Setup of lane 1:
Design fsm, start of the top module:
module fsm(
    input [15:0] dataIn,
    input R_I,
    input reset,
    input clk,
    output reg r_o,
    output reg [1:0] err,
    output [31:0] dataOut,
    output ready
    );
Size in the first run: ~7500 cells after synthesis, about 870 flip-flops, roughly 55 I/O pins.
export LEC_CHECK = 0
export ABC_AREA = 1
export CAP_MARGIN = 25
export CELL_PAD_IN_SITES_DETAIL_PLACEMENT = 1
export CORE_MARGIN = 2
export CORE_UTILIZATION = 18
export CTS_CLUSTER_SIZE = 38
export PLACE_DENSITY = 0.74
export SETUP_SLACK_MARGIN = -0.99
export SLEW_MARGIN = 5
create_clock -name core_clock -period 13.0 [get_ports {clk}]
run.sh (not shown) runs the stock make flow with config.mk's settings and CLKGATE_MAP_FILE=.
Lane 1: complete, dirty (capacitance limit, slew limit)
Inputs modified between lane 1 and lane 2:
Settings: swapping 5 for 20 in SLEW_MARGIN; swapping 18 for 40 in CORE_UTILIZATION; clearing SETUP_SLACK_MARGIN, which used to be -0.99; swapping 25 for 20 in CAP_MARGIN; clearing PLACE_DENSITY, which used to be 0.74; clearing CTS_CLUSTER_SIZE, which used to be 38; clearing ABC_AREA, which used to be 1; clearing CELL_PAD_IN_SITES_DETAIL_PLACEMENT, which used to be 1; swapping 13.0 for 9.17 in the clock period (ns, I/O delays scaled along).
Lane 2 vs. lane 1: worst clock skew on the final layout went down by 60 ps.
Taking lane 1 as the reference, in lane 2 post-CTS setup repair buffer count barely changed; number of nets in the synthesized netlist now smaller; share of the clock period used by the worst path grew by 1.8 points; synthesized cell count went down by 17%; routed metal-1 wire length now sits lower.
Lane 2 reports a higher unique cell type count in the Yosys netlist than lane 1 does.
Looking at share of cell area taken by muxes after synthesis, lane 2 sits 5.0 points above lane 1.
STATUS run=lane 1 STAGES=ALL_DONE FINAL_CHECKS=FAILED CAUSE=capacitance limit, slew limit
Lane 2 completed end to end with timing, DRC and antenna clean.
In the tables for lane 1 and lane 2, minimum setup slack among reg-to-reg paths reads higher with lane 1.
Of lane 1 and lane 2, the run reporting the lower area fraction in xor and xnor cells was lane 1.
Sequential cell area in the final layout essentially unchanged between lane 1 and lane 2.
Inputs modified between lane 2 and lane 3:
Settings: SETUP_SLACK_MARGIN: unset -> 1.08; CTS_CLUSTER_SIZE: unset -> 15; CORE_UTILIZATION: 40 -> 72; the clock period (ns, I/O delays scaled along): 9.17 -> 7.59.
[summary]
Lane 3 ended with more design area than lane 2.
Against lane 2 as the reference, lane 3 delivers a higher power dissipated in combinational cells.
Fraction of power spent switching nets, lane 3 and lane 2, higher one = lane 2.
Lane 3 finished all stages; however, its layout fails the closing checks, the failures being setup timing.
Lane 3 vs lane 2 on internal power summed over all cells: lane 3 is the higher one.
Lane 3 vs. lane 2: sum of buffers and inverters on the critical path grew by 4; portion of the clock cycle consumed by the worst path in the final layout has increased; setup skew after layout went down by 8.1 ps; wire length decreased 2.5%; leakage power of the design picked up an extra 2.8%.
In the tables for lane 3 and lane 2, combinational fraction of design power reads lower with lane 2.
Edits applied to the flow inputs when going from lane 3 to lane 4:
Settings: SETUP_SLACK_MARGIN changed from 1.08 to 1.31; TNS_END_PERCENT newly set to 5; CTS_CLUSTER_SIZE changed from 15 to 90; PLACE_DENSITY_LB_ADDON newly set to 0.24; the clock period (ns, I/O delays scaled along) changed from 7.59 to 9.17.
--- outcome ---
Going from lane 3 to lane 4, routed wire length level; combinational fraction of design power -0.8 points; gate count of the mapped netlist level; leakage power now smaller; core utilization now sits lower. Clock-pin slew on the worst setup and hold paths in lane 4 is 20 ps below lane 3. Lane 4 completed every stage of the flow, and the final layout passed the timing, design-rule and antenna checks. Re number of nets produced by synthesis: no difference whatsoever between lane 3 and lane 4. Delta(final critical-path required period, lane 4 - lane 3) > 0.
Edits applied to the flow inputs when going from lane 4 to lane 5:
Settings: CORE_UTILIZATION changed from 72 to 71; TNS_END_PERCENT removed (was 5); SETUP_SLACK_MARGIN removed (was 1.31); PLACE_DENSITY_LB_ADDON removed (was 0.24); CTS_CLUSTER_SIZE changed from 90 to 19; the clock period (ns, I/O delays scaled along) changed from 9.17 to 7.33.
### Flow results
Lane 5: maximum frequency higher than lane 4. [compare] base=lane 4 new=lane 5: peak ir drop on the vdd network grew by 0.034 mV, final weighted congestion in routability-driven placement grew by 0.020. Lane 4 and lane 5 ended up with nearly the same Yosys chip area. Lane 5: flow complete, layout not clean; failing: setup timing. In lane 5 the switching power total turned out about 23% higher than in lane 4. The final reports for lane 5 and lane 4 show average via count per standard cell lower in the former. Post-route cell area on lane 5 is behind lane 4. Looking at lane 4 and lane 5, the global-route wire length before repair is a wash. Shortest clock period the worst path allows after layout, lane 4 and lane 5: higher on lane 4.
Power figures rest on the tool's default switching activity, not on a simulated workload.
